Setup of north:
==> flow/design.v <==
`timescale 1ns / 1ps
module AProject2(led,lednext,switch,switchnext,btn, clk, rst, a, b, c, d, e, f, g, an
    );
input [3:0] btn; 
input [4:0] switch;
input [2:0] switchnext;
input clk; 
input rst;                                   
output a, b, c, d, e, f, g;  
output [3:0] an; 
output [4:0] led;
output [2:0] lednext;
reg a, b, c, d, e, f, g;  
reg [3:0] an;
reg slow_clock;
integer i;
integer count;
integer led_count;
integer guess;
integer guess_count;
integer guess_count2;
integer guess_count3;
reg countPL1;
reg countPL2;
reg countPL2values;
reg tempcount;
reg equaltemp;
reg freeze;
reg switchnextcount;
reg [4:0] led;
reg [2:0] lednext;
reg [4:0] dig;
reg [5:0] button0;
reg [5:0] button1;
reg [5:0] button2;
reg [5:0] button3;
reg [5:0] player1_0;
reg [5:0] player1_1;
reg [5:0] player1_2;
reg [5:0] player1_3;
reg [5:0] player2_0;
reg [5:0] player2_1;
reg [5:0] player2_2;
reg [5:0] player2_3;
reg [19:0] player1_full;
reg [19:0] player2_full;
wire slow_tick = (count > 900) && (slow_clock == 1'b0);
always @(posedge clk) 
begin
	if (rst)
	begin
		count<=0;
		slow_clock<=0;
	end
	else if (count > 900)
	begin
		count<=1;
		slow_clock<=~slow_clock;
	end
	else
		count<=count+1;
end
always @(posedge clk) 
if (rst)
begin
	a=0; b=0; c=0; d=0; e=0; f=0; g=0;
	an=0; led=0; lednext=0; dig=0;
	led_count=0;
	guess=0; guess_count=0; guess_count2=0; guess_count3=0;
	countPL1=0; countPL2=0; countPL2values=0;
	tempcount=0; equaltemp=0; freeze=0; switchnextcount=0;
	button0=0; button1=0; button2=0; button3=0;
	player1_0=0; player1_1=0; player1_2=0; player1_3=0;
	player2_0=0; player2_1=0; player2_2=0; player2_3=0;
	player1_full=0; player2_full=0;
end
else if (slow_tick)
begin
	if(freeze==0)
	begin
		led=switch;
		lednext=switchnext;
	end
	if (switch[4] == 0)                                 
	begin
		an=4'b 1111;
		button0=5'b00000;							
		button1=5'b10001;							
		button2=5'b00001;							
		button3=5'b00100;	
		countPL1=0;
		countPL2=0;
		countPL2values=0;
		tempcount=0;
		equaltemp=0;
		freeze=0;
		guess=0;
		guess_count=0;
		guess_count2=0;
		guess_count3=0;			
		player1_0=0;
		player1_1=0;
		player1_2=0;
		player1_3=0;
		player2_0=0;
		player2_1=0;
		player2_2=0;
		player2_3=0;
		player1_full=0;
		player2_full=0;			
	end
   else
		if(freeze==1)
		begin
			if (led_count > 5000) 
			begin 
				led_count=0;
				led=~led; 
				lednext=~lednext;
			end 
			led_count = led_count+1; 
		end
		if(switchnext[2]==1)								 
		begin
			if(switchnextcount==0)
			begin
				button0=player2_0;
				button1=player2_1;
				button2=player2_2;
				button3=player2_3;
				switchnextcount=1;
			end	
		end
		else
		begin
		switchnextcount=0;
		end
	 	if(switchnext[1]==0)									 
		begin
			if(countPL1==0)
			begin
				button0=5'b00000;
				button1=5'b10001;
				button2=5'b00001;
				button3=5'b00100;	
				countPL1=1;
				countPL2=0;
			end
		end
      begin 
			case (an)
				4'b 1110: an=4'b 1101;	
				4'b 1101: an=4'b 1011;  
				4'b 1011: an=4'b 0111;
				4'b 0111: an=4'b 1110;
				4'b 1111:an=4'b 0111;				
				default: an=1111; 
			endcase
			case (an)
				4'b 0111:  
				begin
					if(btn == 4'b0001)
					begin
						if(freeze==0)
						begin
							button0=switch;
							dig=button0;  
						end			
					end
					else
					begin
						dig=button0;
					end
				end
				4'b 1011: 
				begin
					if(btn == 4'b0010)
					begin
						if(freeze==0)
						begin								
							button1=switch;
							dig=button1;
						end
					end
					else
					begin
						dig=button1;
					end
				end	 
				4'b 1101: 
				begin
					if(btn == 4'b0100)
					begin
						if(freeze==0)
						begin								
							button2=switch;
							dig=button2;
						end
					end
					else
					begin
						dig=button2;
					end
				end
				4'b1110:  
				begin
					if(btn == 4'b1000)
					begin
						if(freeze==0)
						begin
							button3=switch;
							dig=button3;
						end
					end
					else
					begin
						dig=button3;
					end	
				end
			endcase
			if(switchnext[1]==1)														 
			begin
				if(countPL2==0)
				begin
					player1_0=button0;						     					 
					player1_1=button1;
					player1_2=button2;
					player1_3=button3;
					player1_full[4:0]=player1_0;
					player1_full[9:5]=player1_1;
					player1_full[14:10]=player1_2;
					player1_full[19:15]=player1_3;
					button0=5'b00000;
					button1=5'b10010;
					button2=5'b00001;
					button3=5'b00100;	
					countPL1=0;
					countPL2=1;
				end
				if(switchnext[0]==1)													 
				begin
					if(countPL2values==0)
					begin					
						player2_0=button0;						     					 
						player2_1=button1;
						player2_2=button2;
						player2_3=button3;
						player2_full[4:0]=player2_0;
						player2_full[9:5]=player2_1;
						player2_full[14:10]=player2_2;
						player2_full[19:15]=player2_3;								
						countPL2values=1;
					end
				end
				if(switchnext[0]==0)													 
				begin
					if(countPL2values==1)
					begin
						if(player2_full < player1_full)     					 
						begin
							button0=5'b 00000;
							button1=5'b 00011;
							button2=5'b 00001;
							button3=5'b 10010;
							guess=guess+1;
							countPL2values=0;
						end
						if(player2_full > player1_full)      					 
						begin
							button0=5'b 00000;
							button1=5'b 00101;
							button2=5'b 00010;
							button3=5'b 10010;
							guess=guess+1;
							countPL2values=0;
						end
						if(player2_full == player1_full)
						begin
							if(equaltemp==0)
							begin
								guess=guess+1;
								equaltemp=1;
							end
							if(guess>=1000 && guess<10000)
							begin
								guess=guess-1000;
								guess_count3=guess_count3+1;
							end												
							if(guess>=100 && guess<1000)
							begin
								guess=guess-100;
								guess_count2=guess_count2+1;
							end
							if(guess>=10 && guess<100)
							begin
								guess=guess-10;
								guess_count=guess_count+1;													
							end
							if(guess<10)
							begin
								if(tempcount==0)
								begin
									guess=guess+16;
									guess_count=guess_count+16;
									guess_count2=guess_count2+16;
									guess_count3=guess_count3+16;														
									tempcount=1;
								end
								button0=guess;
								button1=guess_count;
								button2=guess_count2;
								button3=guess_count3;
								led=0;
								lednext=0;
								countPL2values=0;
								freeze=1;
							end
						end											
					end
				end
			end
		end
		case (dig) 
		  5'b11111:  begin   
							a=0; b=1; c=1; d=1; e=0; f=0; g=0;  
						 end
		  5'b11110:  begin    
							a=0; b=1; c=1; d=0; e=0; f=0; g=0;  
						 end
		  5'b11101:  begin   
							a=1; b=0; c=0; d=0; e=0; f=1; g=0;  
						 end
		  5'b11100:  begin    
							a=0; b=1; c=1; d=0; e=0; f=0; g=1;  
						 end
		  5'b11011:  begin    
							a=1; b=1; c=0; d=0; e=0; f=0; g=0;  
						 end
		  5'b11010:  begin    
							a=0; b=0; c=0; d=1; e=0; f=0; g=0;  
						 end
		  5'b11001:  begin    
							a=0; b=0; c=0; d=1; e=1; f=0; g=0;  
						 end
		  5'b11000:  begin    
							a=0; b=0; c=0; d=0; e=0; f=0; g=0;  
						 end
		  5'b10111:  begin   
							a=0; b=0; c=0; d=1; e=1; f=1; g=1;  
						 end
		  5'b10110:  begin    
							a=0; b=1; c=0; d=0; e=0; f=0; g=0;  
						 end	
		  5'b10101:  begin    
							a=0; b=1; c=0; d=0; e=1; f=0; g=0;  
						 end
		  5'b10100:  begin    
							a=1; b=0; c=0; d=1; e=1; f=0; g=0;  
						 end
		  5'b10011:  begin    
							a=0; b=0; c=0; d=0; e=1; f=1; g=0;  
						 end 
		  5'b10010:  begin     
							a=0; b=0; c=1; d=0; e=0; f=1; g=0;    
						 end 
		  5'b10001:  begin     
							a=1; b=0; c=0; d=1; e=1; f=1; g=1;  
						 end 
		  5'b10000:  begin    
							a=0; b=0; c=0; d=0; e=0; f=0; g=1;  
						 end 
		  5'b00001:  begin    
							a=1; b=1; c=1; d=0; e=0; f=0; g=1;     
						 end
		  5'b00010:  begin    
							a=1; b=0; c=0; d=1; e=0; f=0; g=0;     
						 end	
		  5'b00011:  begin    
							a=1; b=1; c=0; d=0; e=0; f=1; g=0;     
						 end			 
		  5'b00100:  begin    
							a=0; b=0; c=1; d=1; e=0; f=0; g=0;     
						 end
		  5'b00101:  begin    
							a=1; b=1; c=1; d=1; e=0; f=1; g=1;     
						 end
		  5'b00110:  begin    
							a=1; b=0; c=0; d=0; e=0; f=0; g=1;     
						 end
		  5'b00111:  begin    
							a=0; b=1; c=0; d=0; e=1; f=0; g=1;     
						 end
		  5'b01000:  begin    
							a=1; b=0; c=0; d=0; e=1; f=0; g=0;     
						 end					 
		  5'b00000:  begin    
							a=1; b=1; c=1; d=1; e=1; f=1; g=1;      
						 end 	
		  default:  begin    
							a=1; b=1; c=1; d=1; e=1; f=1; g=1;  
						end 
		endcase 
	end
endmodule
clock: 12.7 ns
lec_check: 0
abc_area: 1
cap_margin: 10
cell_pad_in_sites_global_placement: 0
core_margin: 2
core_utilization: 66
cts_cluster_diameter: 209
gpl_routability_driven: 0
hold_slack_margin: -0.1
max_routing_layer: met4
min_routing_layer: met1
place_density_lb_addon: 0.01
setup_slack_margin: 3.67
slew_margin: 20
run.sh (not shown) runs the stock make flow with config.mk's settings and CLKGATE_MAP_FILE=.
Changes in south relative to north:
- changing ABC_AREA from 1 to 0
- changing MAX_ROUTING_LAYER from met4 to met5
- changing CTS_CLUSTER_DIAMETER from 209 to 234
- changing CAP_MARGIN from 10 to 15
- changing HOLD_SLACK_MARGIN from -0.1 to 0.28
- changing SETUP_SLACK_MARGIN from 3.67 to -0.67
- removing GPL_ROUTABILITY_DRIVEN (formerly 0)
- removing PLACE_DENSITY_LB_ADDON (formerly 0.01)
- changing CORE_UTILIZATION from 66 to 72
- changing the clock period (ns, I/O delays scaled along) from 12.7 to 10.5
[summary]
- north ended with every stage complete and zero timing, DRC or antenna violations.
- south failed in 4_1_cts with DPL-0038.
- When south is set beside north, its total cell area at the placement stage turns out to be about 4.5% larger.
- Area share of and/or/nand/nor cells after synthesis: south vs north down 12 points
- south ends up with lower number of cells produced by synthesis than north does.
- As of south, floorplan core area had fallen by more than 10% compared to north.
The following lists how east was set up differently from south:
- HOLD_SLACK_MARGIN no longer set, was 0.28
- CTS_CLUSTER_DIAMETER no longer set, was 234
- MAX_ROUTING_LAYER no longer set, was met5
- CAP_MARGIN now 35, was 15
- SETUP_SLACK_MARGIN no longer set, was -0.67
- CORE_UTILIZATION now 51, was 72
- PLACE_DENSITY_LB_ADDON now 0.04, previously not set
- ABC_AREA no longer set, was 0
- MIN_ROUTING_LAYER no longer set, was met1
- CELL_PAD_IN_SITES_GLOBAL_PLACEMENT no longer set, was 0
- the clock period (ns, I/O delays scaled along) now 17.3, was 10.5
Notes after the runs:
Comparing core footprint for south and east, the bigger number came from east. Delta (east minus south): vertical extent of the die went up about 18%, detailed-placement wirelength estimate went down 20%. east — placement-stage worst setup slack 3960 ps higher, south as reference. Yosys synthesis chip area essentially unchanged between east and south. east went all the way through the flow, and no timing, DRC or antenna check failed. No final results exist for south, since it was stopped by error DPL-0038 during 4_1_cts. Diff south -> east: share of flip-flops with an asynchronous set or reset roughly the same, post-synthesis simple-gate area fraction neither gained nor lost much, row count went up by 11, count of different cell masters after synthesis ~0 delta. Going from south to east, routability congestion estimate from global placement shrank by more than 10%. Going from south to east, the die size was found to have gone up by about 40%.
